[design/flow/design.v]
module DataAggregator(
           clk, reset, bit1, bit2, bit3, bit4, read_index_yaxis, read_index_xaxis,
           out_data_yaxis, out_data_xaxis, finished
       );
localparam MODE_WAIT_START = 0;
localparam MODE_WAIT_CHANNEL = 1;
localparam MODE_WAIT_DATA = 2;
localparam MODE_ASSIGN_DATA = 3;
input clk, reset;
input bit1, bit2, bit3, bit4;  
input [6:0] read_index_yaxis, read_index_xaxis;
output [15:0] out_data_yaxis;  
output [15:0] out_data_xaxis;  
output finished;
reg [15:0] data_yaxis [0:127];
reg [15:0] data_xaxis [0:127];
reg [15:0] bit1_data_buffer, bit2_data_buffer, bit3_data_buffer, bit4_data_buffer;
reg [3:0] bit1_data_buffer_index, bit2_data_buffer_index, bit3_data_buffer_index, bit4_data_buffer_index;
reg [4:0] data_index_yaxis1, data_index_yaxis2, data_index_yaxis3, data_index_yaxis4;
reg [4:0] data_index_xaxis1, data_index_xaxis2, data_index_xaxis3, data_index_xaxis4;
reg data_yaxis1_valid, data_yaxis2_valid, data_yaxis3_valid, data_yaxis4_valid;
reg data_xaxis1_valid, data_xaxis2_valid, data_xaxis3_valid, data_xaxis4_valid;
reg channel_bit1, channel_bit2, channel_bit3, channel_bit4;
reg [1:0] mode_bit1, mode_bit2, mode_bit3, mode_bit4;
wire data_yaxis_valid, data_xaxis_valid;
integer i;
always @(posedge clk) begin
    if (reset) begin
        for (i = 0; i < 128; i = i + 1) begin
            data_yaxis[i] <= 0;
            data_xaxis[i] <= 0;
        end
        bit1_data_buffer <= 0;
        bit2_data_buffer <= 0;
        bit3_data_buffer <= 0;
        bit4_data_buffer <= 0;
        bit1_data_buffer_index <= 0;
        bit2_data_buffer_index <= 0;
        bit3_data_buffer_index <= 0;
        bit4_data_buffer_index <= 0;
        data_index_yaxis1 <= 31;
        data_index_yaxis2 <= 31;
        data_index_yaxis3 <= 31;
        data_index_yaxis4 <= 31;
        data_index_xaxis1 <= 31;
        data_index_xaxis2 <= 31;
        data_index_xaxis3 <= 31;
        data_index_xaxis4 <= 31;
        data_yaxis1_valid <= 0;
        data_yaxis2_valid <= 0;
        data_yaxis3_valid <= 0;
        data_yaxis4_valid <= 0;
        data_xaxis1_valid <= 0;
        data_xaxis2_valid <= 0;
        data_xaxis3_valid <= 0;
        data_xaxis4_valid <= 0;
        channel_bit1 <= 0;
        channel_bit2 <= 0;
        channel_bit3 <= 0;
        channel_bit4 <= 0;
        mode_bit1 <= MODE_WAIT_START;
        mode_bit2 <= MODE_WAIT_START;
        mode_bit3 <= MODE_WAIT_START;
        mode_bit4 <= MODE_WAIT_START;
    end else begin
        if (mode_bit1 == MODE_WAIT_START) begin
            if (bit1) begin
                mode_bit1 <= MODE_WAIT_CHANNEL;
            end
        end else if (mode_bit1 == MODE_WAIT_CHANNEL) begin
            channel_bit1 <= bit1;
            mode_bit1 <= MODE_WAIT_DATA;
            bit1_data_buffer_index <= 15;
        end else if (mode_bit1 == MODE_WAIT_DATA) begin
            bit1_data_buffer[bit1_data_buffer_index] <= bit1;
            if (bit1_data_buffer_index >= 1) begin
                bit1_data_buffer_index <= bit1_data_buffer_index - 1;
            end else begin
                mode_bit1 <= MODE_ASSIGN_DATA;
            end
        end else if (mode_bit1 == MODE_ASSIGN_DATA) begin
            mode_bit1 <= MODE_WAIT_START;
            if (channel_bit1 == 0) begin  
                data_yaxis[data_index_yaxis1] <= bit1_data_buffer;
                if (data_index_yaxis1 >= 1) begin
                    data_index_yaxis1 <= data_index_yaxis1 - 1;
                    data_yaxis1_valid <= 0;
                end else begin
                    data_index_yaxis1 <= 31;
                    data_yaxis1_valid <= 1;
                end
            end else begin  
                data_yaxis[32 + data_index_yaxis2] <= bit1_data_buffer;
                if (data_index_yaxis2 >= 1) begin
                    data_index_yaxis2 <= data_index_yaxis2 - 1;
                    data_yaxis2_valid <= 0;
                end else begin
                    data_index_yaxis2 <= 31;
                    data_yaxis2_valid <= 1;
                end
            end
        end
        if (mode_bit2 == MODE_WAIT_START) begin
            if (bit2) begin
                mode_bit2 <= MODE_WAIT_CHANNEL;
            end
        end else if (mode_bit2 == MODE_WAIT_CHANNEL) begin
            channel_bit2 <= bit2;
            mode_bit2 <= MODE_WAIT_DATA;
            bit2_data_buffer_index <= 15;
        end else if (mode_bit2 == MODE_WAIT_DATA) begin
            bit2_data_buffer[bit2_data_buffer_index] <= bit2;
            if (bit2_data_buffer_index >= 1) begin
                bit2_data_buffer_index <= bit2_data_buffer_index - 1;
            end else begin
                mode_bit2 <= MODE_ASSIGN_DATA;
            end
        end else if (mode_bit2 == MODE_ASSIGN_DATA) begin
            mode_bit2 <= MODE_WAIT_START;
            if (channel_bit2 == 0) begin  
                data_yaxis[64 + data_index_yaxis3] <= bit2_data_buffer;
                if (data_index_yaxis3 >= 1) begin
                    data_index_yaxis3 <= data_index_yaxis3 - 1;
                    data_yaxis3_valid <= 0;
                end else begin
                    data_index_yaxis3 <= 31;
                    data_yaxis3_valid <= 1;
                end
            end else begin  
                data_yaxis[96 + data_index_yaxis4] <= bit2_data_buffer;
                if (data_index_yaxis4 >= 1) begin
                    data_index_yaxis4 <= data_index_yaxis4 - 1;
                    data_yaxis4_valid <= 0;
                end else begin
                    data_index_yaxis4 <= 31;
                    data_yaxis4_valid <= 1;
                end
            end
        end
        if (mode_bit3 == MODE_WAIT_START) begin
            if (bit3) begin
                mode_bit3 <= MODE_WAIT_CHANNEL;
            end
        end else if (mode_bit3 == MODE_WAIT_CHANNEL) begin
            channel_bit3 <= bit3;
            mode_bit3 <= MODE_WAIT_DATA;
            bit3_data_buffer_index <= 15;
        end else if (mode_bit3 == MODE_WAIT_DATA) begin
            bit3_data_buffer[bit3_data_buffer_index] <= bit3;
            if (bit3_data_buffer_index >= 1) begin
                bit3_data_buffer_index <= bit3_data_buffer_index - 1;
            end else begin
                mode_bit3 <= MODE_ASSIGN_DATA;
            end
        end else if (mode_bit3 == MODE_ASSIGN_DATA) begin
            mode_bit3 <= MODE_WAIT_START;
            if (channel_bit3 == 0) begin  
                data_xaxis[data_index_xaxis1] <= bit3_data_buffer;
                if (data_index_xaxis1 >= 1) begin
                    data_index_xaxis1 <= data_index_xaxis1 - 1;
                    data_xaxis1_valid <= 0;
                end else begin
                    data_index_xaxis1 <= 31;
                    data_xaxis1_valid <= 1;
                end
            end else begin  
                data_xaxis[32 + data_index_xaxis2] <= bit3_data_buffer;
                if (data_index_xaxis2 >= 1) begin
                    data_index_xaxis2 <= data_index_xaxis2 - 1;
                    data_xaxis2_valid <= 0;
                end else begin
                    data_index_xaxis2 <= 31;
                    data_xaxis2_valid <= 1;
                end
            end
        end
        if (mode_bit4 == MODE_WAIT_START) begin
            if (bit4) begin
                mode_bit4 <= MODE_WAIT_CHANNEL;
            end
        end else if (mode_bit4 == MODE_WAIT_CHANNEL) begin
            channel_bit4 <= bit4;
            mode_bit4 <= MODE_WAIT_DATA;
            bit4_data_buffer_index <= 15;
        end else if (mode_bit4 == MODE_WAIT_DATA) begin
            bit4_data_buffer[bit4_data_buffer_index] <= bit4;
            if (bit4_data_buffer_index >= 1) begin
                bit4_data_buffer_index <= bit4_data_buffer_index - 1;
            end else begin
                mode_bit4 <= MODE_ASSIGN_DATA;
            end
        end else if (mode_bit4 == MODE_ASSIGN_DATA) begin
            mode_bit4 <= MODE_WAIT_START;
            if (channel_bit4 == 0) begin  
                data_xaxis[64 + data_index_xaxis3] <= bit4_data_buffer;
                if (data_index_xaxis3 >= 1) begin
                    data_index_xaxis3 <= data_index_xaxis3 - 1;
                    data_xaxis3_valid <= 0;
                end else begin
                    data_index_xaxis3 <= 31;
                    data_xaxis3_valid <= 1;
                end
            end else begin  
                data_xaxis[96 + data_index_xaxis4] <= bit4_data_buffer;
                if (data_index_xaxis4 >= 1) begin
                    data_index_xaxis4 <= data_index_xaxis4 - 1;
                    data_xaxis4_valid <= 0;
                end else begin
                    data_index_xaxis4 <= 31;
                    data_xaxis4_valid <= 1;
                end
            end
        end
    end
end
assign out_data_yaxis = data_yaxis[read_index_yaxis];
assign out_data_xaxis = data_xaxis[read_index_xaxis];
assign data_yaxis_valid = (data_yaxis1_valid && data_yaxis2_valid && data_yaxis3_valid && data_yaxis4_valid);
assign data_xaxis_valid = (data_xaxis1_valid && data_xaxis2_valid && data_xaxis3_valid && data_xaxis4_valid);
assign finished = (data_yaxis_valid && data_xaxis_valid);
endmodule
[design/flow/run.sh]
#!/bin/bash
# the make line also repeats each setting of config.mk as NAME=value (left out here)
make -C /OpenROAD-flow-scripts/flow DESIGN_CONFIG=/design/flow/config.mk WORK_HOME=/design/flow/orfs CLKGATE_MAP_FILE= finish
[design/flow/config.mk]
export PLATFORM = sky130hd
export DESIGN_NAME = DataAggregator
export DESIGN_NICKNAME = DataAggregator
export VERILOG_FILES = /design/flow/design.v
export SDC_FILE = /design/flow/constraint.sdc
export NUM_CORES = 4
export LEC_CHECK = 0
export CAP_MARGIN = 20
export CELL_PAD_IN_SITES_GLOBAL_PLACEMENT = 2
export CORE_MARGIN = 10
export CORE_UTILIZATION = 40
export CTS_CLUSTER_SIZE = 97
export GPL_ROUTABILITY_DRIVEN = 0
export GPL_TIMING_DRIVEN = 0
export HOLD_SLACK_MARGIN = 0.23
export MAX_ROUTING_LAYER = met5
export SLEW_MARGIN = 25
[design/flow/constraint.sdc]
create_clock -name core_clock -period 9.87 [get_ports {clk}]
set_input_delay 1.9740 -clock core_clock [delete_from_list [all_inputs] [get_ports {clk}]]
set_output_delay 1.9740 -clock core_clock [all_outputs]
set_load 0.01 [all_outputs]
==> results of run 1 <==
[metal layers]
layer	vias to the layer above	GRT usage, %	wire (um)
li1	46248	-	-
met1	59280	35.9	288000
met2	4132	49.3	376000
met3	988	3.97	43100
met4	8	12.1	35300
met5	-	0	50
[stage by stage]
step,cells,total power [uW],area (um2)
global route,19633,42600,220000
global placement,18577,24300,202000
floorplan,12113,22600,194000
finish,19748,41600,220000
detailed placement,18653,24400,205000
CTS,19538,41800,220000
[final cells by class]
cell class	instances	area (um2)
inverter	38	143
clock buffer	613	12800
tap	6425	8040
buffer	1101	4620
multi-input combinational	6730	63900
sequential	4244	126000
timing repair buffer	116	2160
clock inverter	272	2300
fill	42253	262000
antenna	209	523
==> run summary, run 1 <==
This note records the results obtained with Yosys and OpenROAD.

Run status
The flow ran to the end and the layout has no timing, DRC or antenna violations.

Synth
The flip-flop cell with the highest count after synthesis is edfxtp_1. The main kind of combinational logic by area is multiplexers. The mapped netlist covers 194,000 um2. For reference, the mux area share after synthesis is 16.0%. The cell count listed in synth_stat.txt is 12,113.

The count of library flops with an enable pin is 4,096. The cell type with the largest total area is edfxtp_1. The count of distinct cell types in the synthesized netlist is 65. Per the synthesis report, the XOR/XNOR share of the synthesized area is 0.181%. The share of the yosys chip area belonging to registers is 64.9%. The warning tally printed by Yosys for this design is 1. Per the post-synthesis report, the number of cells in the design is 12,113. The synthesized netlist devotes 0.555% of its cell area to compound gates. In the synthesized netlist the async set-or-reset flop fraction comes to 0%. Ranked by total cell area, the synthesized netlist is headed by edfxtp_1 (63%), mux4_2 (16%), and2_1 (13%).

After synthesis the netlist holds a flip-flop and latch count of 4,244. A synthesized cell averages 16.0 um2. The share of the synthesized area in the top cell type is 63.4%. The chip area line in the Yosys stat output reads 194,000 um2. For reference, simple AND, OR, NAND and NOR cells occupy 15.8% of the area reported after synthesis. By count the netlist is led by and2_1 (4,097), edfxtp_1 (4,096), mux4_2 (1,344). The most popular library cell in the synthesized design by count is and2_1. The net count entering floorplan is 12,172. After Yosys synthesis, full adders, half adders and majority gates account for 0.251% of the synthesized area.

Critical path
The number of cells on the worst reg-to-reg path is 6. In this run the critical register-to-register path is launched from mode_bit2[2]$_DFF_P_. Tracing the worst setup path back leads to its startpoint at read_index_xaxis[2]. The destination of the critical timing path is out_data_xaxis[9].

STA classifies the critical path endpoint as an output port. Setup slack on the worst reg-to-reg path comes out at 5.37 ns. The classification of the worst setup path is in2out. The critical path's top delay family is buffers and inverters. On the worst path, the slowest cell contributes a delay of 0.74 ns. The arrival time at the worst endpoint is 6.89 ns. The critical path required time is 7.90 ns.

The number of buffers and inverters on the critical path is 5. The master of the slowest instance on the critical path is buf_1. The critical path goes through clkbuf_1 -> clkbuf_2 -> buf_16 -> buf_1 -> mux4_2 -> mux4_2 -> mux4_2 -> mux2_2 -> clkdlybuf4s50_1. The critical register-to-register path endpoint is data_yaxis[127][9]$_SDFFCE_PN0P_. The number of logic stages on the critical path including buffering is 9.

The worst setup path is launched from an input pin. The most numerous cell type found on the critical path is mux4_2. The largest fanout on the critical path is 10.

GRT
Global routing finished with a remaining overflow of 0. The total routing resource utilization after global routing is 28.5%. Entering global routing, the biggest net connects 18 pins. The number of global-route vias before repair came to 111,818. The first global-routing pass estimated 990 mm of wire. The initial antenna violation count is 144.

Placed design
Logged for this run, the post-placement worst setup slack is 0.996 ns. The total of buffers placed on input and output ports is 39. The HPWL after detailed placement is 554 mm.

Routing
Per the detail_route report, routed wire per instance is 37.6 um. The DRC violation total after the first TritonRoute iteration is 11,999. The final routed wirelength across all metal layers is 742 mm. The number of detailed-route iterations in the first pass is 6. After detailed routing, the number of remaining DRC violations is 0. The number of antenna-violating nets in the routed design is 0. The ratio of routed vias to standard cells is 5.60.

Detailed routing inserted a total of 110,656 vias.

Clock network
The clock edge transition at the registers on the reported setup and hold paths is 0.05 ns. Counting the buffers created by CTS gives 482. The number of hold buffers added after CTS is 0.

TritonCTS reports the number of clock sinks as 4,244. TritonCTS built the clock tree. The number of levels the H-tree was split into is 5. The count of cells resized by post-cts repair is 0. The insertion delay of the later-clocked pin in the worst-skew pair is 1.04 ns. Per the repair_timing log after CTS, setup buffers inserted total 0. The buffer type at the clock tree root is clkbuf_16. No sink is reached through more buffers than the 4 on the longest clock path.

Timing
The smallest setup slack after layout is 1.01 ns. The slew at the pin closest to its max-slew limit is 1.21 ns. The final critical path time including I/O delays and setup is 8.86 ns. Summed over all failing endpoints, the final setup total negative slack is 0 ns. Setup repair after global routing left no endpoint under its margin. The final-report max-slew violation count is 0. The highest clock rate is 0.113 GHz. Hold is met by 0.461 ns. The hold violation total from the final report is 0. The worst-case headroom to the max-slew limit is 19.5%. Post-route period utilization is reported as 89.8%. The end-of-flow timing check tallies setup violations at 0. After layout, the setup clock skew is reported as 0.0349 ns.

Pwr
The combinational group share of total power is 7.9%. The power group with the largest share is sequential cells. The switching component of the power is 9940 uW. Across the VDD grid, the largest voltage drop is 0.000171 V.

Per report_power, the Clock row totals 17,600 uW. The part of the total power dissipated in the clock network is 42.3%. Power spread over the standard cell area amounts to 189 nW/um2.

The leakage power summed over all cells is 0.0749 uW. The combinational gate power is 3270 uW. Cell internal power was estimated by the tool at 31,600 uW. The switching part of the total power is 23.9%.

The share of total power in sequential cells is 49.8%. Sequential cells consume a total of 20,700 uW.

Floorplan
The overall chip area is 513,000 um2. After floorplanning, the core was divided into 255 placement rows. The die boundary height is 717 um. The I/O pin total is 53. The floorplan step set the die width to 717 um. The floorplan step defined a core boundary enclosing 483,000 um2. The initial standard-cell utilization of the core is 40.2%.

Finish
For this run, the share of the core covered by cells in the final layout is 45.7%. The growth of design area from synthesis to finish is 13.6%. The final layout contains 12,772 nets.

Worst hold path
The startpoint identified for the worst hold timing path is mode_bit3[3]$_DFF_P_. In the hold report, the worst path ends at mode_bit3[0]$_DFF_P_. The class of the worst hold path is reg2reg.

The instance count along the most critical hold path is 2.

Run
Per the run summary, max-cap violations total 0. The OpenROAD warning count is 54.
==> run 2: changes to the inputs <==
Settings changed: CELL_PAD_IN_SITES_GLOBAL_PLACEMENT 2 to not set, CORE_MARGIN 10 to 2, CORE_UTILIZATION 40 to 58, CTS_CLUSTER_SIZE 97 to not set, GPL_ROUTABILITY_DRIVEN 0 to not set, GPL_TIMING_DRIVEN 0 to not set, HOLD_SLACK_MARGIN 0.23 to not set, MAX_ROUTING_LAYER met5 to not set, PLACE_DENSITY set to 0.6, SETUP_SLACK_MARGIN set to -0.41, SLEW_MARGIN 25 to 20, TNS_END_PERCENT set to 5.
Clock period 9.87 ns to 5.74 ns, I/O delays scaled along.
==> run 2 against run 1 <==
Combinational power rose by 48%. Highest routed layer unchanged. Sequential share of layout area up 1.5 points. Largest power group unchanged. Register-to-register slack worse by 3.6 ns. Clock power up 59%. Total power up 64%. Design area is 2.6% lower. Synthesized cell count stayed put. Worst setup slack lost 0.98 ns. Count of clock-buffer cells in the layout fell by 39. Critical endpoint is now out_data_xaxis[13].
==> run summary, run 2 <==
This note records the results obtained with Yosys and OpenROAD.

Clock network
The number of clock buffers added by TritonCTS is 443. Post-CTS repair changed the size of 0 cells. The post-CTS setup buffer count is 0. The insertion delay of the later-clocked pin in the worst-skew pair is 0.98 ns. The number of levels the H-tree was split into is 5. The buffer type at the clock tree root is clkbuf_16. The CTS sink count is 4,244. The TritonCTS clock tree is done.

Looking at the clock tree report, the maximum root-to-sink buffer count equals 4. The timing report gives the clock slew at the launch and capture registers of the worst setup and hold paths as 0.06 ns. The post-CTS hold buffer count recorded in the log is 0.

Run
The max-capacitance violation count is 0. The OpenROAD warning count is 56.

Synth
Per Yosys stat, the portion of area used by sequential elements is 64.9%. Once synthesis finished, the tally of register bits stood at 4,244. The most popular library cell in the synthesized design by count is and2_1. The net count entering floorplan is 12,172. The cell type with the largest total area is edfxtp_1. Per the synthesis report, the adder-cell share of the synthesized area is 0.251%. The post-synthesis share of cell area spent on and, or, nand and nor gates is 15.8%.

The count of distinct cell types in the synthesized netlist is 65. In the synthesized netlist, the cells that appear most often are and2_1 (4,097), edfxtp_1 (4,096), mux4_2 (1,344). Yosys reports that the leading cell type by area covers 63.4% of the netlist area.

In the Yosys report the total cell count is 12,113. The gate count after technology mapping is 12,113. The synthesis report lists the Yosys warning total as 1.

The area fraction in mux cells is 16.0%. The async set-or-reset flop fraction in the synthesized netlist is 0%. After synthesis, the largest family of logic cells by area is multiplexers.

The post-synthesis compound-gate area fraction is 0.555%. The count of library flops with an enable pin is 4,096. Yosys reports a chip area of 194,000 um2. The average size of a mapped cell is 16.0 um2. The flip-flop cell with the highest count after synthesis is edfxtp_1.

Ranked by total cell area, the synthesized netlist is headed by edfxtp_1 (63%), mux4_2 (16%), and2_1 (13%). Before any placement, the netlist area is recorded as 194,000 um2. Summing the areas of all xor and xnor instances in the mapped netlist gives 0.181% of the synthesized area.

Timing
The worst clock skew is 0.0305 ns. The final critical path time including I/O delays and setup is 5.71 ns. The final layout reports a setup TNS of 0 ns. The ratio of final minimum period to clock period is 99.6%. For the pin with the worst max-slew slack, the measured transition is 1.05 ns. The smallest hold slack is 0.451 ns. The hold violation total from the final report is 0. In the final report, the number of endpoints failing setup comes to 0. In this run the tightest slew margin relative to its limit is 29.8%. The highest clock rate is 0.175 GHz. Setup slack closes at 0.0251 ns. Max-slew check failures listed in the final report amount to 0.

Critical path
The element type at the critical path start is an input pin. The critical register-to-register path endpoint is data_yaxis[41][12]$_SDFFCE_PN0P_. The critical path's most frequent cell is mux4_2.

Grouping stages by cell kind, the critical path spends the most delay in multiplexers. The largest individual stage delay along the critical path comes from the cell mux4_2. The number of logic stages on the critical path including buffering is 8. Together, buffers and inverters on the worst path number 4. For flop-to-flop paths, the worst setup slack is 1.82 ns.

Traced cell by cell, the critical path runs through buf_8 -> buf_12 -> buf_4 -> mux4_2 -> mux4_2 -> mux4_2 -> mux2_2 -> clkdlybuf4s50_1. The classification of the worst setup path is in2out. Per the timing report, the biggest fanout along the worst path comes to 19. According to the timing report, the critical path is launched from read_index_xaxis[0]. Data on the critical path is required at its endpoint by 4.59 ns. The startpoint of the lowest-slack register-to-register path is mode_bit1[1]$_DFF_P_.

The critical path capture point type is an output port. On the worst path, the slowest cell contributes a delay of 0.62 ns. The worst register-to-register path has a depth of 6. The destination of the critical timing path is out_data_xaxis[13]. On the critical path the data arrives at 4.57 ns.

Worst hold path
The instance count along the most critical hold path is 2. The startpoint of the lowest-slack hold path is mode_bit2[3]$_DFF_P_. The min-delay analysis places its worst path in the category reg2reg. Hold analysis lists the worst path endpoint as mode_bit2[0]$_DFF_P_.

Finish
From synthesis to final layout, the design area changed by 10.7%. The fill cell total of the finished layout is 23,427. The layout net count is 12,105.

Routing
The final routed wirelength across all metal layers is 530 mm. The number of antenna-violating nets in the routed design is 0. The total via count in the routed design is 105,979. In this run, the number of DRC markers left after iteration 0 of detailed routing was 12,161.

After detailed routing, the number of vias per cell comes to 6.30. The remaining design rule violation count is 0. In the final routed layout, each cell accounts on average for 31.5 um. The number of detailed-route iterations in the first pass is 6.

Placed design
Port buffering added 52 buffers. Summed over all nets, the half-perimeter wirelength after detailed placement is 322 mm. Per the post-place timing report, worst setup slack is 0.0219 ns. Routability-driven placement finished with a final weighted congestion of 0.823.

GRT
The number of global-route vias before repair is 106,601. The first global-routing pass estimated 764 mm of wire. The initial antenna violation count is 46. The largest net degree at the start of global routing is 67. The total congestion overflow is 0. The total routing resource utilization after global routing is 31.4%.

Run status
The flow ran to the end and the layout has no timing, DRC or antenna violations.

Floorplan
The I/O pin total is 53. The chip occupies 339,000 um2. The die is 582 um tall.

The standard cell core area is 333,000 um2. The floorplan row count is 212. The initial standard-cell utilization of the core is 58.3%.

The die boundary width is 582 um.

Pwr
The internal portion of the total power is 53,100 uW. The switching part of the total power is 22.3%. The sequential group power is 35,600 uW.

In this run the power spent charging and discharging nets is 15,300 uW. The power group with the largest share is sequential cells. Looking at the power breakdown, the clock network takes 40.8% of the total. The worst voltage drop across the vdd grid is 0.000281 V. The share of total power in sequential cells is 52.1%. The combinational group share of total power is 7.1%. In this run, power in the clock network comes to 27,900 uW. Power attributed to combinational cells is 4840 uW.

The analysis attributes to cell leakage a power of 0.0745 uW. The flow reported a cell area power density of 318 nW/um2.
==> run 2: layout make-up <==
cell class	instances	area, um2	share of cell area (%)
sequential	4244	126000	58.7
multi-input combinational	6730	63700	29.6
clock buffer	574	11900	5.54
timing repair buffer	589	5610	2.61
tap	4387	5490	2.56
clock inverter	241	1920	0.896
inverter	38	143	0.0664
antenna	14	35.0	0.0163
==> run 2: per-layer routing <==
metal	GRT usage [%]	part of all wire [%]
met1	47.5	42
met3	5.85	9.2
met5	0	0.0091
met4	6.94	2.3
met2	48.0	47
==> run 2: stage by stage <==
| stage | power, uW | std cells | instance area [um2] | utilization [%] |
|---|---|---|---|---|
| after CTS | 68600 | 16803 | 215000 | 64.5 |
| after floorplan | 38900 | 12113 | 194000 | - |
| final | 68400 | 16817 | 215000 | 64.5 |
| after global placement | 41000 | 15986 | 201000 | 60.3 |
| after global routing | 70100 | 16806 | 215000 | 64.5 |
| after detailed placement | 41100 | 15988 | 201000 | 60.3 |
==> run 3: changes to the inputs <==
Settings changed: CORE_UTILIZATION 58 to 15, SETUP_SLACK_MARGIN -0.41 to not set, TNS_END_PERCENT 5 to not set.
Clock period 5.74 ns to 12.8 ns, I/O delays scaled along.
==> run 3 against run 2 <==
Total power decreased by 56%. Clock power decreased by 57%. First-iteration DRC count decreased by 6.3%.
==> run summary, run 3 <==
This note records the results obtained with Yosys and OpenROAD.

Critical path
The master of the slowest instance on the critical path is mux4_2. The worst-case register-to-register setup slack is 8.31 ns. The critical register-to-register path endpoint is data_xaxis[88][10]$_SDFFCE_PN0P_. Tracing the worst setup path back leads to its startpoint at read_index_xaxis[0]. The data arrival time reported for the critical path is 6.79 ns. The data required time reported for the critical path is 10.24 ns. In this design, the stage delay of the slowest critical-path cell is 0.66 ns. The number of logic stages on the critical path including buffering is 8. The element type at the critical path start is an input pin. Per the timing report, the biggest fanout along the worst path comes to 45. Counting both buffers and inverters, the worst setup path holds a total of 4. The critical path's most frequent cell is mux4_2. OpenSTA lists the critical path endpoint as out_data_xaxis[6]. The critical path's top delay family is multiplexers. The critical path goes through buf_8 -> buf_4 -> buf_4 -> mux4_2 -> mux4_2 -> mux4_2 -> mux2_2 -> clkdlybuf4s50_1. The critical path capture point type is an output port. The classification of the worst setup path is in2out.

The number of cells on the worst reg-to-reg path is 5. For the worst reg-to-reg path, the startpoint reported by OpenROAD is mode_bit4[2]$_DFF_P_.

Floorplan
The initial standard-cell utilization of the core is 15.0%. According to the I/O placement log, the pin count is 53. The floorplan row count is 417. Per the OpenROAD floorplan log, the width of the die is 1.14 mm. The overall chip area is 1,300,000 um2. According to the floorplan report, the placeable core area is 1,290,000 um2.

The die boundary height is 1.14 mm.

Run
The number of warnings reported in the stage logs is 66. The max-capacitance violation count is 0.

Pwr
The leakage power in the latest report is 0.0728 uW. The sequential group power is 16,000 uW. Dividing total power by cell area gives a power density of 132 nW/um2. The internal power summed over all cells is 23,300 uW. The power report shows net switching accounting for 22.6% of the total. The power report attributes to the combinational group a share of 6.9%. The highest supply drop recorded on VDD is 0.000135 V.

The combinational gate power is 2090 uW. The share of total power in sequential cells is 52.9%. The power dissipated in the clock network is 12,100 uW. The part of the total power dissipated in the clock network is 40.1%. The switching component of the power was reported as 6790 uW. The power group with the largest share is sequential cells.

Clock network
The CTS sink count is 4,244. For reference, the clock transition at the flip-flops on the worst setup and hold paths is 0.06 ns. The post-CTS setup buffer count is 0. In this run, post-CTS repair resized a total of 0 instances. The number of levels the H-tree was split into is 5.

The clock buffer count from CTS is 423. The clock reaches the later pin of the worst-skew pair after 1.14 ns. TritonCTS built the clock tree. The buffer type at the clock tree root is clkbuf_16. The number of hold buffers added after CTS is 0. The maximum number of buffers from clock root to sink is 5.

Timing
The slew at the pin closest to its max-slew limit is 1.19 ns. Per the final report, max-transition violations number 0. Per the final timing report, the hold violations number 0.

Setup repair after global routing left no endpoint under its margin. The aggregate negative setup slack is 0 ns. Per the finish-stage timing summary, setup violations number 0. The final timing summary puts the cycle share of the worst path at 73.0%. The worst-case headroom to the max-slew limit is 20.4%.

Timing would allow up to 0.107 GHz. The final critical path time including I/O delays and setup is 9.35 ns. Between clock sinks in the finished design, the worst skew comes to 0.174 ns.

Synth
The flip-flop cell with the highest count after synthesis is edfxtp_1. Yosys shows that the main logic family after synthesis is multiplexers. The number of register bits inferred by synthesis is 4,244. Ranked by total cell area, the synthesized netlist is headed by edfxtp_1 (63%), mux4_2 (16%), and2_1 (13%). Yosys reports that the leading cell type by area covers 63.4% of the netlist area. By count the netlist is led by and2_1 (4,097), edfxtp_1 (4,096), mux4_2 (1,344). The net count entering floorplan is 12,172. The most popular library cell in the synthesized design by count is and2_1. The average instance in the mapped netlist occupies 16.0 um2.

Of the total synthesized cell area, the portion taken by AND-OR and OR-AND cells is 0.555%. The number of warnings printed during yosys synthesis is 1. The yosys synthesis chip area is 194,000 um2. The count of library flops with an enable pin is 4,096. The synthesized netlist contains 65 unique library cells. The cell-mix breakdown from Yosys lists the adder-cell area share as 0.251%. The area fraction in mux cells is 16.0%.

Summing every instance area after synthesis gives 194,000 um2. The synthesis report gives the async set-or-reset register share as 0%. The cell type with the largest total area is edfxtp_1. The synthesized netlist handed to floorplanning was reported with a cell count of 12,113. The post-synthesis share of cell area spent on and, or, nand and nor gates is 15.8%. The cell count listed in synth_stat.txt is 12,113.

The XOR/XNOR share of the synthesized area is 0.181%. The share of the yosys chip area belonging to registers is 64.9%.

Routing
The final routed wirelength across all metal layers is 553 mm. Summing over every cut layer, the via total after detailed routing is 104,914. The number of antenna-violating nets in the routed design is 0. In the final routed layout, each cell accounts on average for 18.9 um. According to the report, the first pass of detailed routing completed in 5 iterations. The ratio of routed vias to standard cells is 3.57.

The script parses the final routing iteration and logs DRC violations as 0. The DRC violation total after the first TritonRoute iteration is 11,390.

GRT
Summed over all routing layers, the global router reports a total usage of 8.19%. The number of global-route vias before repair is 106,589. The total congestion overflow is 0. The initial antenna violation count is 60.

The first global-routing pass estimated 789 mm of wire. The largest net degree at the start of global routing is 133.

Placed design
The final RePlAce weighted congestion is 0.760. The total of buffers placed on input and output ports is 52. Summed over all nets, the half-perimeter wirelength after detailed placement is 315 mm. The post-place instance area is 215,000 um2.

Worst hold path
The worst hold endpoint is mode_bit1[0]$_DFF_P_. The class of the worst hold path is reg2reg. The report gives the cell count of the worst hold path as 2. The startpoint of the lowest-slack hold path is mode_bit1[3]$_DFF_P_.

Finish
The fill cell total of the finished layout is 138,684. The final instance area is 228,000 um2. The layout net count is 11,895. The growth of design area from synthesis to finish is 17.5%.

Run status
The run finished with no timing, DRC or antenna violations.
==> run 3: final cells by class <==
| type | instances | area [um2] | area share, % |
|---|---|---|---|
| Clock inverter | 224 | 1850 | 0.813 |
| Tap cell | 17179 | 21500 | 9.43 |
| Sequential cell | 4244 | 126000 | 55.3 |
| Antenna cell | 13 | 32.5 | 0.0143 |
| Timing Repair Buffer | 399 | 3420 | 1.50 |
| Multi-Input combinational cell | 6730 | 64000 | 28.0 |
| Clock buffer | 523 | 11100 | 4.85 |
| Inverter | 38 | 143 | 0.0626 |
==> run 3: layer usage <==
layer / track usage, % / wire (um) / up-vias
met2: 13.5 / 264000 / 4368
met5: 0 / 92 / -
li1: - / - / 44070
met3: 1.49 / 45100 / 781
met1: 11.0 / 229000 / 55681
met4: 2.43 / 15500 / 14
==> run 3: through the flow <==
stage               cells  total power (uW)  util (%)  hold WS, ns  setup slack (ns)
floorplan           12113             17400         -        0.408              5.27
finish              29350             30100      17.7        0.383              3.45
detailed placement  28589             18400      16.7        0.455              3.32
global route        29341             30900      17.7        0.406              3.23
global placement    28588             18300      16.7        0.443              3.37
CTS                 29336             30300      17.7        0.378              3.32
==> run 4: changes to the inputs <==
Settings changed: CORE_UTILIZATION 15 to 72, CTS_CLUSTER_DIAMETER set to 29, CTS_CLUSTER_SIZE set to 72, PLACE_DENSITY 0.6 to 0.36, SETUP_SLACK_MARGIN set to 1.32.
Clock period 12.8 ns to 4.47 ns, I/O delays scaled along.
==> run 4 against run 3 <==
Now fails the layout checks on setup timing. Non-clock buffer count increased by 422. Clock power grew to 4.8 times the previous value. Count of clock-buffer cells in the layout rose by 326. Critical path type unchanged. Largest cell class unchanged. Core utilization increased by 68 points. Area after synthesis did not move. Cell count is 43% lower. Synthesized cell count unchanged. First-iteration DRC count increased by 51%.
==> run summary, run 4 <==
This note records the results obtained with Yosys and OpenROAD.

Run status
The flow ran to the end, but the layout failed its checks. The reasons given for failing layout checks are setup timing.

Clock network
After clock tree synthesis, the clock-pin slew on the worst setup and hold paths is 0.05 ns. The TritonCTS clock tree is done. The insertion delay of the later-clocked pin in the worst-skew pair is 1.08 ns. TritonCTS created 746 clock buffers. CTS reports a maximum clock tree buffer depth of 4. For this design, the CTS-stage hold fixing added 0 buffers. The CTS sink count is 4,244. The number of levels the H-tree was split into is 6.

Looking at the clock tree report, the root buffer type is clkbuf_16.

GRT
The first global-routing pass estimated 791 mm of wire. The number of global-route vias before repair came to 116,015. The largest net degree at the start of global routing is 74. The initial antenna violation count is 65.

The total routing resource utilization after global routing is 40.2%. The total congestion overflow is 0.

Run
Summing over the stages, the warning tally comes to 59. The max-capacitance violation count is 0.

Critical path
The STA report counts the stages on the worst setup path as 10. The delay of the slowest critical-path stage is 0.62 ns. The timing report notes that buffer and inverter cells on the critical path total 6. The number of cells on the worst reg-to-reg path is 7. The largest fanout on the critical path is 8. The critical path required time is 3.58 ns. Per STA, the library cell used most along the worst path is buf_16. For the worst setup path, the data arrival time is 3.89 ns. The slowest stage of the critical path is the mux4_2 cell. According to the timing report, the critical path is launched from read_index_xaxis[0]. The classification of the worst setup path is in2out. The critical path's top delay family is multiplexers. The cell sequence reported for the critical path is buf_16 -> buf_16 -> buf_16 -> buf_12 -> buf_16 -> mux4_2 -> mux4_2 -> mux4_2 -> mux2_4 -> buf_6. The worst-case register-to-register setup slack is 1.24 ns. The destination of the critical timing path is out_data_xaxis[13]. The startpoint of the lowest-slack register-to-register path is mode_bit4[2]$_DFF_P_. STA classifies the critical path startpoint as an input pin. Per the timing report, the most critical flop-to-flop path finishes at data_xaxis[69][3]$_SDFFCE_PN0P_. The critical path capture point type is an output port.

Synth
The main area contributors are edfxtp_1 (63%), mux4_2 (16%), and2_1 (13%). The cell-mix breakdown from Yosys lists the adder-cell area share as 0.251%. For reference, the top cells by count after synthesis are and2_1 (4,097), edfxtp_1 (4,096), mux4_2 (1,344). The synth_stat.txt file lists the number of cells as 12,113. The yosys synthesis chip area is 194,000 um2. Per the synthesis report, the simple-gate share of the synthesized area is 15.8%. The async set-or-reset flop fraction in the synthesized netlist is 0%. The cell type with the largest total area is edfxtp_1. The area fraction in mux cells is 16.0%. The share of the synthesized area in the top cell type is 63.4%. In the Yosys stats the netlist draws on 65 distinct library cells. The gate count after technology mapping is 12,113. Summing every instance area after synthesis gives 194,000 um2. The most common cell in the synthesized netlist is and2_1. The count of library flops with an enable pin is 4,096. The number of warnings printed during yosys synthesis is 1. The share of the yosys chip area belonging to registers is 64.9%. The net count entering floorplan is 12,172. Per the synthesis report, the AND-OR/OR-AND share of the synthesized area is 0.555%.

Synthesis inferred 4,244 register bits. The XOR/XNOR share of the synthesized area is 0.181%. The flip-flop cell with the highest count after synthesis is edfxtp_1. The average size of a mapped cell is 16.0 um2.

Among the non-sequential cells, multiplexers take the most area.

Timing
The final timing summary puts the cycle share of the worst path at 107%. The slew at the pin closest to its max-slew limit is 1.05 ns. In the final report, the number of hold violations comes to 0. Per the slew report, the remaining headroom to the max-slew limit stands at 29.2%. Hold timing on the final database bottoms out at a slack of 0.328 ns. For the finished layout, the period the worst path requires is 4.78 ns. For reference, the final report shows the max-slew violation count at 0.

The total of endpoints with negative setup slack in the final report is 32. The smallest setup slack after layout is -0.311 ns. The highest clock rate is 0.209 GHz.

The worst clock skew is 0.0532 ns. Setup repair after global routing could not meet its margin everywhere.

Worst hold path
The startpoint of the lowest-slack hold path is reset. The class of the worst hold path is in2reg. STA shows the worst min-delay path finishing at data_xaxis3_valid$_SDFFE_PP0P_.

The number of cells on the worst hold path is listed as 2.

Pwr
Cell internal power was estimated by the tool at 85,200 uW. The sequential group power is 45,900 uW. Power attributed to the clock group is 57,500 uW. The group that draws the most power in this run is clock. The combinational gate power is 6760 uW. Dividing total power by cell area gives a power density of 479 nW/um2. The switching part of the total power is 22.7%. The part of the total power dissipated in the clock network is 52.2%. The switching component of the power is 25,000 uW. The worst voltage drop across the vdd grid is 0.000479 V. For this design the static power due to leakage is 0.0821 uW. The share of total power dissipated in sequential elements is 41.7%. Combinational logic burns 6.1% of the power.

Routing
TritonRoute reported its final design rule violation total as 0. The total via count in the routed design is 114,830. After the first detailed-routing iteration, the DRC count stood at 17,172. In this run the remaining antenna-violating nets after routing total 0. The number of detailed-route iterations in the first pass is 8. The ratio of routed vias to standard cells is 6.84. The final routed wirelength across all metal layers is 550 mm. The average wire length per cell after detail routing is 32.8 um.

Floorplan
Row generation in the floorplan step produced 190 rows. Measured along the y axis, the die boundary spans 523 um. The I/O pin total is 53. The share of the core area taken by cells at floorplan is 72.4%. According to the floorplan report, the die width is 523 um. The overall chip area is 274,000 um2.

The standard cell core area is 268,000 um2.

Finish
The area growth from synthesis to layout is 18.5%. According to the finish report, the design has a final net count of 12,640. The post-route utilization of the core is recorded as 85.8%.

Placed design
The final RePlAce weighted congestion is 0.870. The worst-case setup slack after placement is -0.553 ns. Buffers placed on the I/O ports in this run total 52. The HPWL after detailed placement is 312 mm.
## run 4: per-layer routing
layer | track usage (%) | vias to the layer above | wire length, um
met3 | 11.7 | 1323 | 76600
li1 | - | 45957 | -
met2 | 61.1 | 8537 | 259000
met4 | 15.0 | 50 | 21900
met1 | 56.5 | 58963 | 193000
met5 | 0 | - | 356
## run 4: layout make-up
| type | instances | area [um2] |
|---|---|---|
| sequential | 4244 | 126000 |
| multi-input combinational | 6730 | 64400 |
| fill | 11210 | 38000 |
| clock buffer | 849 | 19200 |
| timing repair buffer | 821 | 9380 |
| clock inverter | 539 | 6240 |
| tap | 3552 | 4440 |
| inverter | 38 | 143 |
| antenna | 13 | 32.5 |
## run 4: timing repair
item	in CTS	in global routing
setup buffers	84	48
cloned	30	9
setup endpoints to repair	1747	2593
resized	449	65
pin swaps	11	23
## run 4: per-stage QoR
step / total power (uW) / area [um2] / instances / TNS [ns]
3_5_place_dp: 52700 / 201000 / 15213 / -15.82
5_1_grt: 112000 / 230000 / 16775 / -7.05
3_3_place_gp: 52500 / 201000 / 15213 / -15.45
4_1_cts: 110000 / 229000 / 16715 / -5.57
6_report: 110000 / 230000 / 16786 / -7.47
2_1_floorplan: 50100 / 195000 / 12113 / 0
==> run 5: changes to the inputs <==
Settings changed: ABC_AREA set to 1, CORE_UTILIZATION 72 to 66, CTS_CLUSTER_DIAMETER 29 to not set, CTS_CLUSTER_SIZE 72 to 33, PLACE_DENSITY 0.36 to not set, SETUP_SLACK_MARGIN 1.32 to -0.54.
Clock period 4.47 ns to 6.65 ns, I/O delays scaled along.
==> run 5 against run 4 <==
Now clean on timing, DRC and antenna. Area after synthesis shrank 1.3%. Count of clock-buffer cells in the layout shrank 272. Synthesized cell count grew 62%. Global-route usage shrank 1.8 points. Design area shrank 9.3%. Total power shrank 46%. Non-clock buffer count shrank 374. Critical path type unchanged. Largest power group is now sequential cells. Highest routed layer unchanged.
==> run summary, run 5 <==
This note records the results obtained with Yosys and OpenROAD.

Run status
The run finished with no timing, DRC or antenna violations.

Routing
Per the detail_route report, vias per standard cell equal 6.32. The total via count in the routed design is 145,682. The DRC violation total after the first TritonRoute iteration is 22,176. The number of antenna-violating nets in the routed design is 0.

TritonRoute reported its final design rule violation total as 0. In the log, the iteration count for the first detailed-route pass is 9. The final layout contains routed wiring with a total length of 573 mm. The average wire length per cell after detail routing is 24.9 um.

Synth
Of the synthesized area, sequential elements account for 65.8%. The synthesis report gives the async set-or-reset register share as 0%. Warnings reported by Yosys during synthesis add up to 1. In this run, synthesis produced a sequential element count of 4,244.

Among all cell types in the netlist, the one instantiated most often is nand2_1. The area fraction in mux cells is 0%. Summing every instance area after synthesis gives 191,000 um2.

The XOR/XNOR share of the synthesized area is 0.0640%. The average instance in the mapped netlist occupies 9.77 um2. The synthesized netlist devotes 29.5% of its cell area to simple gates. Per the post-synthesis report, the number of cells in the design is 19,605.

Counting flops with a built-in enable in the synthesized netlist gives 4,096. After synthesis, the largest family of logic cells by area is simple AND/OR/NAND/NOR gates. Per the synthesis report, the adder-cell share of the synthesized area is 0.255%.

The synthesized netlist was found by Yosys to have 19,605 cells. The cell type with the largest total area is edfxtp_1. The share of the synthesized area in the top cell type is 64.2%.

By area the synthesized netlist is led by edfxtp_1 (64%), nand3_1 (11%), nand2_1 (9.1%). For this run, the leading register cell type out of synthesis is edfxtp_1. The chip area line in the Yosys stat output reads 191,000 um2.

The commonest cells after synthesis are nand2_1 (4,618), nor2_1 (4,205), nand3_1 (4,131). The post-synthesis compound-gate area fraction is 0.669%. Per the post-synthesis report, the nets total 19,664. The gate-level netlist out of Yosys references 45 unique cell types.

Placed design
The HPWL after detailed placement is 327 mm. The count of buffers added on input and output ports is 52. The final RePlAce weighted congestion is 0.925.

Pwr
The dominant power group in this design is sequential cells. In this run, flip-flops and latches consume 51.7% of the power. Overall power consumption after layout is estimated at 59,300 uW. The switching portion of total power comes to 23.2%.

Combinational logic is responsible for 6.9% of the overall power. The worst voltage drop across the vdd grid is 0.000262 V. The power dissipated in the clock network is 24,500 uW. The switching component of the power is 13,800 uW.

The analysis attributes to cell leakage a power of 0.0722 uW. In the power breakdown, the internal column shows 45,500 uW. Power attributed to combinational cells is 4110 uW. Total power normalized to cell area comes to 284 nW/um2. The sequential group power is 30,700 uW. The power report attributes to the clock group a share of 41.3%.

Critical path
Counting cells, the worst reg-to-reg path comes to 9. For the worst reg-to-reg path, the endpoint reported by OpenROAD is data_yaxis[79][1]$_SDFFCE_PN0P_. For reference, the critical path is captured by out_data_xaxis[14].

By instance count, the cell type seen most on the critical path is nand3_1. Looking at the setup timing report, the critical path kind is in2out. The critical path capture point type is an output port.

The number of buffers and inverters on the critical path is 5. The critical path required time is 5.32 ns. Per STA, the highest per-stage delay on the worst path measures 0.62 ns. Setup slack on the worst reg-to-reg path comes out at 2.09 ns. The startpoint identified for the worst register-to-register timing path is mode_bit2[2]$_DFF_P_. The arrival time at the worst endpoint is 4.76 ns. The critical path goes through buf_8 -> inv_8 -> buf_12 -> buf_12 -> nand2_1 -> nand3_1 -> nand3_1 -> nand3_1 -> nand3_1 -> nand3_1 -> nand3_1 -> nand2_1 -> clkdlybuf4s50_1. Counting buffers and inverters, the worst setup path is 13 cells deep. Looking at the critical path, the highest net fanout was 63. STA classifies the critical path startpoint as an input pin. The master of the slowest instance on the critical path is clkdlybuf4s50_1. In this design, the largest share of critical-path delay is due to buffers and inverters.

Tracing the worst setup path back leads to its startpoint at read_index_xaxis[0].

Timing
Endpoints with negative setup slack in the final report add up to 0. For reference, the final report shows the hold violation count at 0. The slew check shows that the tightest pin keeps a relative margin of 23.1%. Per the final report, max-transition violations number 0. The transition time recorded at the tightest slew-check pin is 1.15 ns.

Post-route period utilization is reported as 91.5%. The highest clock rate is 0.164 GHz. Between clock sinks in the finished design, the worst skew comes to 0.0225 ns. The final critical path time including I/O delays and setup is 6.09 ns. After routing, the total negative slack on setup checks comes to 0 ns.

Setup repair after global routing left no endpoint under its margin.

Finish
The net count of the finished layout is 18,943. The area used by sequential logic in the layout is 126,000 um2. The fill cell total of the finished layout is 21,006. The area taken by multi-input combinational cells is reported as 58,300 um2. From synthesis to final layout, the design area changed by 8.97%.

GRT
The total routing resource utilization after global routing is 38.5%. The number of global-route vias before repair was 135,492. The largest net degree at the start of global routing is 150. The first global-routing pass estimated 852 mm of wire.

Summed over all layers, the global routing overflow is 0. The initial antenna violation count came to 8.

Clock network
Clock latency on the worst-skew pair, taken at its later pin, is 0.98 ns. TritonCTS built the clock tree. The post-CTS setup buffer count is 0. The number of hold buffers added after CTS is 0. The number of levels the H-tree was split into is 5. On the worst setup and hold paths after CTS, the clock-pin slew comes to 0.06 ns. The maximum number of buffers from clock root to sink is 4. The buffer type at the clock tree root is clkbuf_16. The clock buffer count from CTS is 432. The CTS sink count is 4,244. After clock tree synthesis, the repair step resized 0 gates.

Floorplan
After floorplanning, the core was sized to cover 288,000 um2. The I/O pin total is 53. The die boundary height is 543 um.

Measured along the x axis, the die boundary spans 543 um. The initial standard-cell utilization of the core is 66.4%. The overall chip area is 294,000 um2.

The floorplan row count is 197.

Worst hold path
STA lists the startpoint of the worst hold path as mode_bit1[3]$_DFF_P_. The worst hold endpoint is mode_bit1[0]$_DFF_P_. The worst hold path passes through 2 cells. Checking hold timing, the worst path is listed with class reg2reg.

Run
The max-capacitance violation count is 0. The number of warnings reported in the stage logs is 83.
## run 5: layer usage
layer,up-vias,share of wire [%],track usage [%]
met1,69906,37,54.6
li1,64971,-,-
met4,10,5.0,17.3
met2,9357,45,58.3
met3,1438,12,7.30
met5,-,0.011,0
## run 5: cell type report
type | count | area share (%)
diodes | 3 | 0.00360
clock buffers | 577 | 5.78
clock inverters | 222 | 0.994
inverters | 218 | 0.458
multi-input cells | 13541 | 28.0
flip-flops and latches | 4244 | 60.4
well taps | 3781 | 2.27
repair buffers | 447 | 2.18
## run 5: per-stage QoR
stage / worst slack (ns) / std cells / hold slack (ns) / util (%) / cell area, um2
final: 0.563 / 23033 / 0.458 / 72.4 / 209000
after global routing: 0.551 / 23031 / 0.479 / 72.3 / 209000
after CTS: 0.796 / 23030 / 0.460 / 72.3 / 209000
after detailed placement: 0.804 / 22231 / 0.446 / 67.5 / 195000
after global placement: 0.794 / 22231 / 0.433 / 67.5 / 195000
after floorplan: 2.33 / 19605 / 0.417 / - / 191000
==> run 6: changes to the inputs <==
Settings changed: ABC_AREA 1 to not set, CELL_PAD_IN_SITES_GLOBAL_PLACEMENT set to 0, CORE_ASPECT_RATIO set to 1.3, CORE_UTILIZATION 66 to 72, CTS_CLUSTER_SIZE 33 to not set, GPL_ROUTABILITY_DRIVEN set to 1, HOLD_SLACK_MARGIN set to -0.03, PLACE_DENSITY_LB_ADDON set to 0.0, SETUP_SLACK_MARGIN -0.54 to 1.52.
Clock period 6.65 ns to 5.18 ns, I/O delays scaled along.
==> run 6 against run 5 <==
Critical path depth decreased by 3. Count of clock-buffer cells in the layout decreased by 85. Design area increased by 2.9%. Synthesized cell count decreased by 38%. Sequential power increased by 29%. Critical path type unchanged. Wire length decreased by 11%. Total power increased by 24%. Non-clock buffer count increased by 223. Critical endpoint is now out_data_xaxis[4]. Combinational power increased by 36%. Global-route usage decreased by 0.55 points. The layout now fails its checks (antenna rules).
==> run summary, run 6 <==
This note records the results obtained with Yosys and OpenROAD.

Critical path
Along the worst path, the maximum fanout reaches 7. The critical register-to-register path endpoint is data_xaxis[52][5]$_SDFFCE_PN0P_. The worst-case register-to-register setup slack is 1.56 ns. STA shows the worst reg2reg path with a cell count of 5. Traced cell by cell, the critical path runs through buf_16 -> buf_12 -> buf_12 -> buf_12 -> buf_16 -> mux4_2 -> mux4_2 -> mux4_2 -> mux2_4 -> buf_6. The element type at the critical path start is an input pin. The worst setup path is of the in2out kind. For the worst setup path, the data arrival time is 3.94 ns. Following the worst setup path forward leads to its endpoint at out_data_xaxis[4].

The critical path capture point type is an output port. The critical path's top delay family is multiplexers. The launch point of the critical path is read_index_xaxis[0]. The script reports the combined buffer and inverter count of the critical path as 6. According to the timing report, the data required time at the worst endpoint equals 4.14 ns. The delay of the slowest critical-path stage is 0.63 ns. STA lists the startpoint of the worst register-to-register path as mode_bit3[1]$_DFF_P_.

The master of the slowest instance on the critical path is mux4_2. The critical path crosses 10 cells after its start point.

Finish
In the final layout, the multi-input gates occupy 64,100 um2. Per the layout area report, the register area comes to 126,000 um2. The layout net count is 12,139. The flow measured a signed area growth from synthesis to layout of 10.6%. The final core utilization is 80.0%. The fill cell total of the finished layout is 13,789. The final instance area is 215,000 um2. The post-layout instance count excluding filler cells is 15,932.

Synth
For reference, full adder, half adder and majority cells occupy 0.251% of the area reported after synthesis. The cell area that synthesis handed to floorplanning was 194,000 um2. The cell count listed in synth_stat.txt is 12,113. The most used flip-flop cell after synthesis is edfxtp_1. Summing the areas of all xor and xnor instances in the mapped netlist gives 0.181% of the synthesized area. After synthesis, flip-flops and latches occupy 64.9% of the total area.

Summed over all instances, the cell type with the most area after synthesis is edfxtp_1. In the synthesized netlist, mux cells make up 16.0% of the area. In the synthesized netlist, the dominant kind of combinational cell is multiplexers. In the Yosys stats the netlist draws on 65 distinct library cells.

In this run, synthesis inferred 4,096 flip-flops with an integrated enable. The cell-mix breakdown from Yosys lists the compound-gate area share as 0.555%. The yosys synthesis chip area is 194,000 um2. Sorting the synthesis cell report by count puts at the top and2_1. The post-synthesis share of cell area spent on and, or, nand and nor gates is 15.8%. Counting the warning lines in the Yosys log gives 1. Sorting the synthesized cells by how often they occur yields and2_1 (4,097), edfxtp_1 (4,096), mux4_2 (1,344).

Per the post-synthesis report, the number of cells in the design is 12,113. The post-synth register bit count is 4,244. The average size of a mapped cell is 16.0 um2.

After synthesis, the cell types taking the most area are edfxtp_1 (63%), mux4_2 (16%), and2_1 (13%). Synthesis produced a netlist with a net count of 12,172. The share of the synthesized area in the top cell type is 63.4%. The async set-or-reset flop fraction in the synthesized netlist is 0%.

Clock network
The TritonCTS clock tree is done. The cell sitting at the root of the clock tree is a clkbuf_16. After clock tree synthesis, the flow added hold-fix buffers numbering 0. The clock reaches the later pin of the worst-skew pair after 0.94 ns. For this design, the sink count on the clock tree is 4,244.

The clock buffer count from CTS is 396. The number of levels the H-tree was split into is 5. Per the post-CTS timing run, clock transition at the registers of the reported paths is 0.06 ns.

In this run the deepest clock path goes through 4 buffers.

Pwr
The total chip power is 73,800 uW. In this run, power in combinational logic comes to 5600 uW. For the sequential group, total power comes out at 39,500 uW.

The analysis attributes to net switching a power of 16,300 uW. Ranked by power, first place goes to sequential cells. The power dissipated in the clock network is 28,700 uW. Per report_power, the clock group accounts for 38.9% of the total. The combinational group share of total power is 7.6%.

The total power divided by cell area is 344 nW/um2. The internal power summed over all cells is 57,500 uW. The highest supply drop recorded on VDD is 0.000328 V. The power report attributes to the sequential group a share of 53.5%. The leakage power summed over all cells is 0.0748 uW. Net switching is 22.1% of the power.

Timing
Setup repair after global routing could not meet its margin everywhere. The worst clock skew is 0.0331 ns. Measured against its own limit, the worst slew margin works out to 22.3%. The final-report max-slew violation count is 0. The last timing report of the flow puts the setup violation total at 0. Counting I/O delays and the setup requirement, the final critical path takes 4.97 ns. OpenROAD reports that the post-layout worst path occupies 96.0% of the period. The highest clock rate is 0.201 GHz. The hold violation total from the final report is 0. Final hold analysis gives a worst-case slack of 0.455 ns. Looking at the max-slew report, the worst-margin pin has a slew of 1.16 ns.

GRT
The initial antenna violation count is 28. Entering global routing, the biggest net connects 70 pins. The first global-routing pass estimated 746 mm of wire. The number of global-route vias before repair is 109,382. The total routing resource utilization after global routing is 37.9%.

The total congestion overflow is 0.

Worst hold path
The most critical min-delay path falls under reg2reg. The startpoint of the lowest-slack hold path is bit4_data_buffer[5]$_SDFFE_PP0P_. In the hold timing report, the worst path depth is 2.

In the hold report, the worst path ends at bit4_data_buffer[5]$_SDFFE_PP0P_.

Routing
In the final routed layout, each cell accounts on average for 32.1 um. The total via count in the routed design is 107,474. The iteration count recorded for the first detailed-route pass is 6. Detailed-route iteration 0 reported a violation count of 14,175. The remaining design rule violation count is 0. The number of antenna-violating nets in the routed design is 1. After detailed routing, the number of vias per cell comes to 6.75. After detailed routing, the total wire length is 512 mm.

Placed design
The HPWL after detailed placement is 324 mm. The total placed cells including tap cells is 15,091. In this run the tool buffered the top-level ports with 52 buffer cells. The final RePlAce weighted congestion is 0.917. The post-place instance area is 200,000 um2.

Floorplan
The floorplan step records an initial core utilization of 72.3%. The I/O pin total is 53. The core region is 269,000 um2.

The floorplan row count is 217. Measured along the x axis, the die boundary spans 459 um. Per the OpenROAD floorplan log, the area of the die is 274,000 um2.

The die boundary height is 596 um.

Run status
The violated checks flagged are antenna rules. The flow ran to the end, but the layout failed its checks.

Run
The max-capacitance violation count is 0. OpenROAD emitted warnings numbering 58.
[run 6: area by class of cell]
cell class                 instances  share of cell area (%)
multi-input combinational       6730                    29.9
clock buffer                     492                    4.92
sequential                      4244                    58.7
clock inverter                   229                   0.878
tap                             3504                    2.04
inverter                          38                  0.0664
timing repair buffer             670                    3.49
antenna                           25                  0.0291
[run 6: stage by stage]
| stage | TNS (ns) | setup WS, ns |
|---|---|---|
| floorplan | 0 | 0.932 |
| global placement | -5.35 | -0.272 |
| detailed placement | -5.45 | -0.282 |
| CTS | 0 | 0.240 |
| global route | 0 | 0.236 |
| finish | 0 | 0.206 |
[run 6: repair_timing]
item / 4_1_cts / 5_1_grt
buffers inserted: 60 / 13
pin swaps: 2 / 2
gates cloned: 17 / 2
endpoints found under the setup margin: 396 / 553
gates resized: 294 / 54
[run 6: per-layer routing]
layer / vias up / wire length, um / global-route usage [%]
met2: 6292 / 253000 / 61.6
met5: - / 148 / 0
li1: 44600 / - / -
met3: 1368 / 46500 / 5.65
met4: 20 / 41700 / 25.3
met1: 55194 / 170000 / 48.2
==> run 7: changes to the inputs <==
Settings changed: CELL_PAD_IN_SITES_GLOBAL_PLACEMENT 0 to not set, CORE_ASPECT_RATIO 1.3 to not set, CORE_UTILIZATION 72 to 56, GPL_ROUTABILITY_DRIVEN 1 to not set, HOLD_SLACK_MARGIN -0.03 to not set, PLACE_DENSITY_LB_ADDON 0.0 to not set, SETUP_SLACK_MARGIN 1.52 to 1.5.
Clock period 5.18 ns to 5.45 ns, I/O delays scaled along.
==> run 7 against run 6 <==
The run now finishes clean. Via count is 1.7% lower. Clock power is 4% higher. Total power is 1.5% lower. Cell count is 7.8% higher. Count of clock-buffer cells in the layout is 112 higher. Sequential cell count stayed put. Design area is 1.5% higher. Die area is 28% higher. Critical endpoint is now out_data_xaxis[0]. Largest cell class unchanged.
==> run summary, run 7 <==
This note records the results obtained with Yosys and OpenROAD.

Critical path
The launch point of the worst register-to-register path is recorded as mode_bit1[0]$_DFF_P_. The destination of the critical timing path is out_data_xaxis[0]. The critical path capture point type is an output port. The required time at the worst endpoint is listed as 4.36 ns. The element type at the critical path start is an input pin. The critical path's top delay family is multiplexers. Per STA, the worst path is made up of buf_16 -> buf_16 -> buf_12 -> buf_6 -> buf_6 -> buf_8 -> mux4_2 -> mux4_2 -> mux4_2 -> mux2_4 -> buf_6. The report puts the cell count of the worst reg-to-reg path at 6. The arrival time at the worst endpoint is 4.11 ns. The capture point of the worst register-to-register path is recorded as data_yaxis[22][14]$_SDFFCE_PN0P_.

The critical path's slowest stage uses the library cell mux4_2. Setup slack on the worst reg-to-reg path comes out at 1.56 ns. The number of buffers and inverters on the critical path is 7. The delay of the slowest critical-path stage is 0.64 ns. The report shows a maximum critical-path fanout of 7. All stages included, the depth of the critical timing path comes to 11.

According to the timing report, the critical path is launched from read_index_xaxis[0]. The classification of the worst setup path is in2out.

Finish
The post-layout instance count excluding filler cells is 17,167. In this run the layout overhead on the synthesized area is reported as 12.3%. The layout net count is 12,259. The finished cells cover 218,000 um2.

Routing
The total via count in the routed design is 105,629. The average wire length per cell after detail routing is 31.5 um. The count of nets left with antenna violations once routing finished came out at 0.

The remaining design rule violation count is 0. The routed design shows a via density per instance of 6.15. The first TritonRoute pass finished after 6 iterations. The final routed wirelength across all metal layers is 540 mm. Detailed-route iteration 0 reported a violation count of 11,685.

Synth
The adder-cell share of the synthesized area is 0.251%. Sequential cells were found to cover 64.9% of the synthesized design area. In the synthesized netlist, mux cells make up 16.0% of the area. The net count entering floorplan is 12,172. Synthesis produced a netlist whose cell count is 12,113. Yosys reported that registers with async set or reset make up 0%. After Yosys synthesis, AND-OR and OR-AND compound gates account for 0.555% of the synthesized area.

The chip area line in the Yosys stat output reads 194,000 um2. The number of register bits inferred by synthesis is 4,244. The synthesized netlist contains 65 unique library cells. Post-synth the commonest register cell is edfxtp_1. Ranked by total cell area, the synthesized netlist is headed by edfxtp_1 (63%), mux4_2 (16%), and2_1 (13%).

In this run, synthesis inferred 4,096 flip-flops with an integrated enable. In the synthesized netlist, the cells that appear most often are and2_1 (4,097), edfxtp_1 (4,096), mux4_2 (1,344). Looking at the gate-level netlist, the highest instance count belongs to and2_1.

The main kind of combinational logic by area is multiplexers. Counting the warning lines in the Yosys log gives 1. Sorting the Yosys area breakdown by cell type puts at the top edfxtp_1. Averaged over all synthesized cells, the footprint is 16.0 um2.

The area of the mapped netlist is 194,000 um2. The share of the synthesized area in the top cell type is 63.4%. The XOR/XNOR share of the synthesized area is 0.181%.

In this run, the synthesized area fraction spent on and/or/nand/nor cells is recorded as 15.8%. The number of cells reported by Yosys stat comes to 12,113.

Clock network
The TritonCTS clock tree is done. In this run the number of H-tree levels came out at 5. The clock tree has to reach 4,244 sinks. The buffer type at the clock tree root is clkbuf_16.

At the later pin of the worst-skew pair, clock insertion delay measures 0.99 ns. CTS added clock buffers totalling 447. The number of hold buffers added after CTS is 0. The clock passes through at most 4 buffers. Looking at the worst setup and hold paths, the clock pins of their registers show a slew of 0.06 ns.

Floorplan
53 I/O pins were placed. The region available for standard cell placement spans 346,000 um2. Measured along the y axis, the die boundary spans 593 um. The floorplan has 216 rows. The die boundary width is 593 um. The overall chip area is 351,000 um2. The floorplan step records an initial core utilization of 56.1%.

Pwr
The share of total power in sequential cells is 51.6%. Power attributed to sequential cells is 37,500 uW. The flow reports that the clock network draws 41.0% of the design power. The combinational group share of total power is 7.5%. The power group with the largest share is sequential cells. The analysis reports a worst IR drop on VDD of 0.000264 V. The total power divided by cell area is 333 nW/um2. Switching power as a fraction of the total was reported as 22.3%.

The analysis attributes to cell leakage a power of 0.0760 uW. The switching component of the power is 16,200 uW. Cell internal power was estimated by the tool at 56,500 uW. The power dissipated in the clock network is 29,800 uW.

In this run, power in combinational logic comes to 5420 uW.

Worst hold path
Per the hold report, the tightest min-delay path originates at mode_bit1[3]$_DFF_P_. In the hold report, the worst path ends at mode_bit1[0]$_DFF_P_. The number of cells on the worst hold path is listed as 2. The type recorded for the worst min-delay path is reg2reg.

Timing
In the final report, the number of endpoints failing setup comes to 0. In the final report, the number of pins over their slew limit comes to 0. The pin closest to its max-slew limit shows a slew of 1.17 ns. The highest clock rate is 0.192 GHz. Setup repair after global routing could not meet its margin everywhere. The final critical path time including I/O delays and setup is 5.20 ns. The worst clock skew is 0.0295 ns. The worst-case headroom to the max-slew limit is 22.2%. After layout, the worst path uses 95.3% of the clock period. Hold-check failures listed in the final report amount to 0.

GRT
The number of global-route vias before repair is 105,760. The first global-routing pass estimated 768 mm of wire. After global routing the overflow that remains totals 0. The initial antenna violation count is 59. The largest net degree at the start of global routing is 78. The total routing resource utilization after global routing is 30.7%.

Placed design
After its last routability iteration, the placer logged a weighted congestion of 0.832. Detailed placement ended at an HPWL of 326 mm. The post-place instance area is 201,000 um2. In this run, placement finished with an instance count of 16,165.

The total of buffers placed on input and output ports is 52.

Run
OpenROAD emitted warnings numbering 59. The run reported a max-capacitance violation count of 0.

Run status
The flow ran to the end and the layout has no timing, DRC or antenna violations.
==> run 7: area by class of cell <==
cell class	count	area (um2)
diodes	16	40.0
clock buffers	604	12300
well taps	4578	5730
inverters	38	143
flip-flops and latches	4244	126000
fillers	24779	128000
repair buffers	739	8080
clock inverters	218	1790
multi-input cells	6730	63900
==> run 7: routing by layer <==
metal	global-route usage [%]	vias to the layer above	part of all wire [%]
li1	-	44943	-
met1	45.4	55785	42
met2	47.3	4233	47
met3	6.73	662	9.0
met4	6.93	6	2.3
met5	0	-	0.0080
==> run 7: timing repair <==
action / 4_1_cts / 5_1_grt
gates resized: 181 / 103
cloned: 20 / 13
endpoints found under the setup margin: 129 / 121
buffers inserted: 45 / 86
pin swaps: 2 / 0
==> run 7: stage by stage <==
step / hold slack, ns / setup slack (ns) / utilization, % / power, uW / setup TNS [ns]
final: 0.472 / 0.254 / 63.1 / 72700 / 0
after global routing: 0.505 / 0.273 / 63.1 / 74600 / 0
after CTS: 0.470 / 0.0662 / 62.7 / 72900 / 0
after detailed placement: 0.452 / -0.0729 / 58.2 / 43400 / -0.701
after global placement: 0.423 / -0.0712 / 58.2 / 43300 / -0.512
after floorplan: 0.408 / 1.09 / - / 41100 / 0
No activity file was given, so power comes from the tool's default toggle rates.
